// vedic_mult8_reg
module vedic_mult8_reg (
  input  wire        clk,
  input  wire [7:0]  a,
  input  wire [7:0]  b,
  output reg  [15:0] p
);
  reg  [7:0]  a_q, b_q;
  wire [15:0] prod;
  bit_8_vedic u_mult (.in1(a_q), .in2(b_q), .out(prod));
  always @(posedge clk) begin
    a_q <= a;
    b_q <= b;
    p   <= prod;
  end
endmodule
clock: 3.42 ns
lec_check: 0
abc_area: 0
cap_margin: 35
core_margin: 7
core_utilization: 53
cts_cluster_diameter: 331
cts_cluster_size: 100
gpl_routability_driven: 1
gpl_timing_driven: 0
setup_slack_margin: 0.88
slew_margin: 20
tns_end_percent: 35
run.sh (not shown) runs the stock make flow with config.mk's settings and CLKGATE_MAP_FILE=.
The baseline reached the layout checks and failed them: setup timing.
Next try:
- ABC_AREA: 0 -> 1
- CAP_MARGIN: 35 -> 0
- SETUP_SLACK_MARGIN: 0.88 -> default
What happened:
- The new run reached the layout checks and failed them: setup timing
- routed wire length grows by 9.3%
- maximum frequency rises by 2.7%
- worst setup slack gains 0.12 ns
- total power stays flat
- flip-flop count does not change
Next try:
- ABC_AREA: 1 -> default
- CAP_MARGIN: 0 -> 20
- CORE_MARGIN: 7 -> 2
- CORE_UTILIZATION: 53 -> 62
- CTS_CLUSTER_DIAMETER: 331 -> default
- CTS_CLUSTER_SIZE: 100 -> default
- GPL_ROUTABILITY_DRIVEN: 1 -> default
- GPL_TIMING_DRIVEN: 0 -> default
- TNS_END_PERCENT: 35 -> default
- clock period: 3.42 -> 4.58 ns (I/O delays scaled with it)
The new run completed and failed the layout checks on setup timing.
Clock power is lower by 35%.
Critical path depth is lower by 8.
Via count is lower by 4.6%.
Next try:
- CORE_UTILIZATION: 62 -> 40
- MAX_ROUTING_LAYER: default -> met4
- MIN_ROUTING_LAYER: default -> met2
- TNS_END_PERCENT: default -> 45
- clock period: 4.58 -> 4.99 ns (I/O delays scaled with it)
Effect: With this change the flow finished with timing, DRC and antenna clean. Power shrinks by 17%. Via count rose by 31%. Global-route usage goes down by 3.0 points. Routed wire length falls by 17%. Final cell count went up by 6.0%. Clock skew went down by 0.012 ns. Worst hold slack gains 0.014 ns. Combinational power drops by 23%.

* * *

Setup of raven:
Starting RTL as in the previous note.
export LEC_CHECK = 0
export CAP_MARGIN = 35
export CORE_MARGIN = 2
export CORE_UTILIZATION = 72
export CTS_CLUSTER_DIAMETER = 90
export GPL_ROUTABILITY_DRIVEN = 1
export GPL_TIMING_DRIVEN = 1
export HOLD_SLACK_MARGIN = -0.08
export PLACE_DENSITY = 0.64
export SETUP_SLACK_MARGIN = -0.09
export SLEW_MARGIN = 20
create_clock -name core_clock -period 4.68 [get_ports {clk}]
As the logs show, raven stopped at clock tree synthesis (4_1_cts) after a tool error, so it never reached the end of the flow.
## Diff of input files: fjord against raven
==> flow/config.mk <==
export PLATFORM = sky130hd
export DESIGN_NAME = vedic_mult8_reg
export DESIGN_NICKNAME = vedic_mult8_reg
export VERILOG_FILES = /design/flow/design.v
export SDC_FILE = /design/flow/constraint.sdc
export NUM_CORES = 4
export LEC_CHECK = 0
export CAP_MARGIN = 10
export CORE_MARGIN = 2
export CORE_UTILIZATION = 72
export CTS_CLUSTER_SIZE = 15
export SLEW_MARGIN = 20
==> flow/constraint.sdc <==
create_clock -name core_clock -period 2.54 [get_ports {clk}]
set_input_delay 0.5080 -clock core_clock [delete_from_list [all_inputs] [get_ports {clk}]]
set_output_delay 0.5080 -clock core_clock [all_outputs]
set_load 0.01 [all_outputs]
- raven | ERROR | clock tree synthesis (4_1_cts)
- fjord failed in detailed placement (3_5_place_dp) with DPL-0033.
- Between fjord and raven, the difference in floorplan-stage core utilization is negligible.
- Taking raven as the reference, in fjord synthesis-stage register bit count has remained practically unchanged, chip area in the Yosys report has remained practically unchanged, placer congestion estimate has decreased, share of the synthesized netlist area taken by xor and xnor gates has remained practically unchanged, proportion of register bits with asynchronous set or reset after synthesis has remained practically unchanged.
- As far as post-synth tally of flip-flops with integrated enable is concerned, raven and fjord perform about the same.
### fjord -> tundra
--- a/flow/config.mk
+++ b/flow/config.mk
@@ -6,7 +6,8 @@
 export NUM_CORES = 4
 export LEC_CHECK = 0
-export CAP_MARGIN = 10
+export CAP_MARGIN = 0
 export CORE_MARGIN = 2
 export CORE_UTILIZATION = 72
-export CTS_CLUSTER_SIZE = 15
+export CTS_CLUSTER_DIAMETER = 95
+export SETUP_SLACK_MARGIN = -0.31
 export SLEW_MARGIN = 20
==> flow/constraint.sdc <==
create_clock -name core_clock -period 4.66 [get_ports {clk}]
set_input_delay 0.9320 -clock core_clock [delete_from_list [all_inputs] [get_ports {clk}]]
set_output_delay 0.9320 -clock core_clock [all_outputs]
set_load 0.01 [all_outputs]
[summary]
- tundra failed in global routing (5_1_grt) with GRT-0232.
- There was hardly any difference in adder and majority gate portion of the synthesized area between tundra and fjord.
- Taking fjord as the reference, in tundra placer congestion estimate went up 2.8%, post-synthesis cell count held.
The inputs of willow differ from those of tundra as listed below.
--- a/flow/config.mk
+++ b/flow/config.mk
@@ -6,8 +6,11 @@
 export NUM_CORES = 4
 export LEC_CHECK = 0
+export ABC_AREA = 1
 export CAP_MARGIN = 0
 export CORE_MARGIN = 2
 export CORE_UTILIZATION = 72
-export CTS_CLUSTER_DIAMETER = 95
-export SETUP_SLACK_MARGIN = -0.31
+export CTS_CLUSTER_DIAMETER = 171
+export CTS_CLUSTER_SIZE = 74
+export PLACE_DENSITY = 0.35
+export SETUP_SLACK_MARGIN = -0.32
 export SLEW_MARGIN = 20
==> flow/constraint.sdc <==
create_clock -name core_clock -period 4.11 [get_ports {clk}]
set_input_delay 0.8220 -clock core_clock [delete_from_list [all_inputs] [get_ports {clk}]]
set_output_delay 0.8220 -clock core_clock [all_outputs]
set_load 0.01 [all_outputs]
### Flow results
willow got as far as global routing (5_1_grt), where a tool error ended the run. willow gives more row count than tundra did. Compared with tundra, in willow yosys stat cell total +31%; mean instance size in the synthesized netlist -1.8 sq um; sequential area share after synthesis -1.1 points; number of instances in the synthesized netlist +109; total cell area reported by yosys after synthesis +5.9%.
Here is what was changed in the inputs of quartz compared with willow.
--- a/flow/config.mk
+++ b/flow/config.mk
@@ -7,10 +7,8 @@
 export LEC_CHECK = 0
 export ABC_AREA = 1
-export CAP_MARGIN = 0
+export CAP_MARGIN = 20
 export CORE_MARGIN = 2
 export CORE_UTILIZATION = 72
-export CTS_CLUSTER_DIAMETER = 171
-export CTS_CLUSTER_SIZE = 74
-export PLACE_DENSITY = 0.35
-export SETUP_SLACK_MARGIN = -0.32
+export CTS_CLUSTER_DIAMETER = 371
+export CTS_CLUSTER_SIZE = 98
 export SLEW_MARGIN = 20
==> flow/constraint.sdc <==
create_clock -name core_clock -period 5.01 [get_ports {clk}]
set_input_delay 1.0020 -clock core_clock [delete_from_list [all_inputs] [get_ports {clk}]]
set_output_delay 1.0020 -clock core_clock [all_outputs]
set_load 0.01 [all_outputs]
[summary]
quartz finished end to end and its layout was clean on timing, DRC and antenna.
Looking at number of placed cells counting well taps, quartz sits about 5% below willow.
Taking willow as the reference, in quartz final estimated routing congestion in global placement barely changed; share of synthesized area occupied by flip-flops and latches held steady; number of distinct library cell variants in the gate-level netlist after synthesis essentially unchanged; post-placement setup slack climbed 0.66 ns; estimated wirelength of the detail-placed design decreased by 24% relative to the old numbers.
#### Input delta (amber over quartz)
--- a/flow/config.mk
+++ b/flow/config.mk
@@ -9,6 +9,6 @@
 export CAP_MARGIN = 20
 export CORE_MARGIN = 2
-export CORE_UTILIZATION = 72
-export CTS_CLUSTER_DIAMETER = 371
-export CTS_CLUSTER_SIZE = 98
+export CORE_UTILIZATION = 40
+export GPL_ROUTABILITY_DRIVEN = 0
+export GPL_TIMING_DRIVEN = 0
 export SLEW_MARGIN = 20
==> flow/constraint.sdc <==
create_clock -name core_clock -period 5.1 [get_ports {clk}]
set_input_delay 1.0200 -clock core_clock [delete_from_list [all_inputs] [get_ports {clk}]]
set_output_delay 1.0200 -clock core_clock [all_outputs]
set_load 0.01 [all_outputs]
Notes after the runs:
- Taking quartz as the reference, in amber combinational share of cell area now sits lower, via count fell about 8%.
- [compare] base=quartz new=amber: number of standard-cell rows in the floorplan went up; fraction of power consumed by combinational cells went down; worst setup timing slack at the placement stage went down; clock buffer and inverter area fraction after layout went up; register fraction of the total cell area did not really move.
- The fmax in amber was higher than what quartz gave.
- The setup slack of amber is larger than that of quartz.
- Against quartz as the reference, amber delivers a lower met1 track demand over resource in global routing.
- In amber relative to quartz, cell-internal power had gone down by a few percent.

* * *

Starting RTL as in the previous note.
clock: 5.1 ns
lec_check: 0
abc_area: 1
cap_margin: 20
cell_pad_in_sites_global_placement: 2
core_aspect_ratio: 0.5
core_margin: 2
core_utilization: 40
cts_cluster_diameter: 310
cts_cluster_size: 87
place_density_lb_addon: 0.01
slew_margin: 20
tns_end_percent: 5
The baseline produced a clean layout.
Change:
==> flow/config.mk (replaced) <==
export PLATFORM = sky130hd
export DESIGN_NAME = vedic_mult8_reg
export DESIGN_NICKNAME = vedic_mult8_reg
export VERILOG_FILES = /design/flow/design.v
export SDC_FILE = /design/flow/constraint.sdc
export NUM_CORES = 4
export LEC_CHECK = 0
export ABC_AREA = 0
export CAP_MARGIN = 20
export CORE_MARGIN = 9
export CORE_UTILIZATION = 40
export CTS_CLUSTER_DIAMETER = 347
export GPL_ROUTABILITY_DRIVEN = 0
export GPL_TIMING_DRIVEN = 1
export HOLD_SLACK_MARGIN = -0.03
export MIN_ROUTING_LAYER = met2
export SLEW_MARGIN = 20
Global-route usage went up by 1.3 points.
Final area grows by about 1.2%.
Core utilization is higher by 3.0 points.
Change:
==> flow/config.mk (replaced) <==
export PLATFORM = sky130hd
export DESIGN_NAME = vedic_mult8_reg
export DESIGN_NICKNAME = vedic_mult8_reg
export VERILOG_FILES = /design/flow/design.v
export SDC_FILE = /design/flow/constraint.sdc
export NUM_CORES = 4
export LEC_CHECK = 0
export CAP_MARGIN = 20
export CORE_MARGIN = 2
export CORE_UTILIZATION = 40
export SLEW_MARGIN = 20
==> flow/constraint.sdc (replaced) <==
create_clock -name core_clock -period 4.95 [get_ports {clk}]
set_input_delay 0.9900 -clock core_clock [delete_from_list [all_inputs] [get_ports {clk}]]
set_output_delay 0.9900 -clock core_clock [all_outputs]
set_load 0.01 [all_outputs]
Result: Via count goes down by a quarter to a third; worst setup slack is worse by 0.083 ns; cell count climbs by a few percent; total power rose by roughly a tenth; global-route usage falls by 2.0 points; synthesized area stays the same; fmax goes up slightly.
Change:
--- a/flow/config.mk
+++ b/flow/config.mk
@@ -9,3 +9,3 @@
 export CORE_MARGIN = 2
-export CORE_UTILIZATION = 40
+export CORE_UTILIZATION = 65
 export SLEW_MARGIN = 20
==> flow/constraint.sdc (replaced) <==
create_clock -name core_clock -period 2.54 [get_ports {clk}]
set_input_delay 0.5080 -clock core_clock [delete_from_list [all_inputs] [get_ports {clk}]]
set_output_delay 0.5080 -clock core_clock [all_outputs]
set_load 0.01 [all_outputs]
This time the run never finished: it broke off in 5_1_grt.
Synthesized area stays the same.
Die area fell by 37%.
Synthesized cell count stays the same.
Change:
--- a/flow/config.mk
+++ b/flow/config.mk
@@ -9,3 +9,4 @@
 export CORE_MARGIN = 2
-export CORE_UTILIZATION = 65
+export CORE_UTILIZATION = 57
+export SETUP_SLACK_MARGIN = 0.9
 export SLEW_MARGIN = 20
==> flow/constraint.sdc (replaced) <==
create_clock -name core_clock -period 3.41 [get_ports {clk}]
set_input_delay 0.6820 -clock core_clock [delete_from_list [all_inputs] [get_ports {clk}]]
set_output_delay 0.6820 -clock core_clock [all_outputs]
set_load 0.01 [all_outputs]
What happened:
- This time the run completed, yet does not pass: setup timing
- die area goes up by roughly a tenth
- synthesized cell count does not change
- area after synthesis is unchanged
Change:
--- a/flow/config.mk
+++ b/flow/config.mk
@@ -9,4 +9,3 @@
 export CORE_MARGIN = 2
-export CORE_UTILIZATION = 57
-export SETUP_SLACK_MARGIN = 0.9
+export CORE_UTILIZATION = 64
 export SLEW_MARGIN = 20
==> flow/constraint.sdc (replaced) <==
create_clock -name core_clock -period 3.44 [get_ports {clk}]
set_input_delay 0.6880 -clock core_clock [delete_from_list [all_inputs] [get_ports {clk}]]
set_output_delay 0.6880 -clock core_clock [all_outputs]
set_load 0.01 [all_outputs]
Effect: Now the flow did not get past 5_1_grt on GRT-0232. Synthesized cell count is unchanged. Synthesized area stays the same. Die area shrinks by 10%.

* * *

Starting RTL as in the previous note.
make LEC_CHECK=0 CAP_MARGIN=15 CORE_MARGIN=4 CORE_UTILIZATION=17 CTS_CLUSTER_DIAMETER=278 GPL_ROUTABILITY_DRIVEN=1 GPL_TIMING_DRIVEN=0 HOLD_SLACK_MARGIN=0.04 MAX_ROUTING_LAYER=met4 SLEW_MARGIN=20 finish   # period 3.42 ns
The baseline completed and failed the layout checks on negative setup slack.
Then changed:
==> flow/config.mk (replaced) <==
export PLATFORM = sky130hd
export DESIGN_NAME = vedic_mult8_reg
export DESIGN_NICKNAME = vedic_mult8_reg
export VERILOG_FILES = /design/flow/design.v
export SDC_FILE = /design/flow/constraint.sdc
export NUM_CORES = 4
export LEC_CHECK = 0
export CAP_MARGIN = 20
export CORE_MARGIN = 2
export CORE_UTILIZATION = 40
export SLEW_MARGIN = 20
==> flow/constraint.sdc (replaced) <==
create_clock -name core_clock -period 5.1 [get_ports {clk}]
set_input_delay 1.0200 -clock core_clock [delete_from_list [all_inputs] [get_ports {clk}]]
set_output_delay 1.0200 -clock core_clock [all_outputs]
set_load 0.01 [all_outputs]
With this change the flow finished with timing, DRC and antenna clean.
Synthesized cell count does not change.
Hold slack improves by 0.017 ns.
Non-clock buffer count goes up by 2.
Via count goes up slightly.
Fmax decreases by a few percent.
Cell count came out lower by about a fifth.
Total power went down by well over a third.
Clock-buffer cell count came out lower by 2.
Global-route usage rose by 8.8 points.
Then changed:
--- a/flow/config.mk
+++ b/flow/config.mk
@@ -7,0 +8 @@
+export ABC_AREA = 1
@@ -9 +10 @@
-export CORE_MARGIN = 2
+export CORE_MARGIN = 10
@@ -11 +12,8 @@
-export SLEW_MARGIN = 20
+export CTS_CLUSTER_DIAMETER = 311
+export GPL_ROUTABILITY_DRIVEN = 0
+export GPL_TIMING_DRIVEN = 1
+export HOLD_SLACK_MARGIN = -0.03
+export MIN_ROUTING_LAYER = met2
+export PLACE_DENSITY_LB_ADDON = 0.22
+export SLEW_MARGIN = 30
+export TNS_END_PERCENT = 80
- final area is about the same
- worst hold slack got worse by 0.013 ns
- setup slack improved by 0.081 ns
- sequential cell count does not change
- combinational power falls by about 10%
- die area rises by 43%
Then changed:
==> flow/config.mk (replaced) <==
export PLATFORM = sky130hd
export DESIGN_NAME = vedic_mult8_reg
export DESIGN_NICKNAME = vedic_mult8_reg
export VERILOG_FILES = /design/flow/design.v
export SDC_FILE = /design/flow/constraint.sdc
export NUM_CORES = 4
export LEC_CHECK = 0
export ABC_AREA = 1
export CAP_MARGIN = 20
export CORE_ASPECT_RATIO = 0.5
export CORE_MARGIN = 2
export CORE_UTILIZATION = 40
export CTS_CLUSTER_DIAMETER = 310
export CTS_CLUSTER_SIZE = 87
export PLACE_DENSITY = 0.37
export SLEW_MARGIN = 20
export TNS_END_PERCENT = 5
Result: The changed run completed with no timing, DRC or antenna violations. Routed wire length shrinks by 6.8%. Design area goes up by about 0.7%. Cell count is higher by about 1.2%. Via count goes down by about 30%.
Then changed:
--- a/flow/config.mk
+++ b/flow/config.mk
@@ -9,0 +10 @@
+export CELL_PAD_IN_SITES_GLOBAL_PLACEMENT = 3
@@ -15 +16,3 @@
-export PLACE_DENSITY = 0.37
+export HOLD_SLACK_MARGIN = 0.3
+export PLACE_DENSITY_LB_ADDON = 0.01
+export SETUP_SLACK_MARGIN = -0.26
The changed run passed the timing, DRC and antenna checks.
Final area shrinks by a few percent.
Worst hold slack improves by 0.027 ns.
Area after synthesis is unchanged.
Wire length grows by a few percent.
Power shrinks by a little under a tenth.
Setup slack degrades by 0.21 ns.
Maximum frequency shrinks by a few percent.
Global-route usage grows by 0.60 points.
Die area is unchanged.
First-iteration DRC count shrinks by roughly a tenth.
Then changed:
==> flow/config.mk (replaced) <==
export PLATFORM = sky130hd
export DESIGN_NAME = vedic_mult8_reg
export DESIGN_NICKNAME = vedic_mult8_reg
export VERILOG_FILES = /design/flow/design.v
export SDC_FILE = /design/flow/constraint.sdc
export NUM_CORES = 4
export LEC_CHECK = 0
export ABC_AREA = 1
export CAP_MARGIN = 20
export CORE_MARGIN = 9
export CORE_UTILIZATION = 40
export CTS_CLUSTER_DIAMETER = 311
export GPL_ROUTABILITY_DRIVEN = 0
export GPL_TIMING_DRIVEN = 1
export HOLD_SLACK_MARGIN = -0.03
export MIN_ROUTING_LAYER = met2
export SLEW_MARGIN = 20
export TNS_END_PERCENT = 80
Sequential share of layout area stays flat.
Cell count drops by 0.99%.
Total power goes up by about 5.7%.
Power and IR drop assume default switching activity.
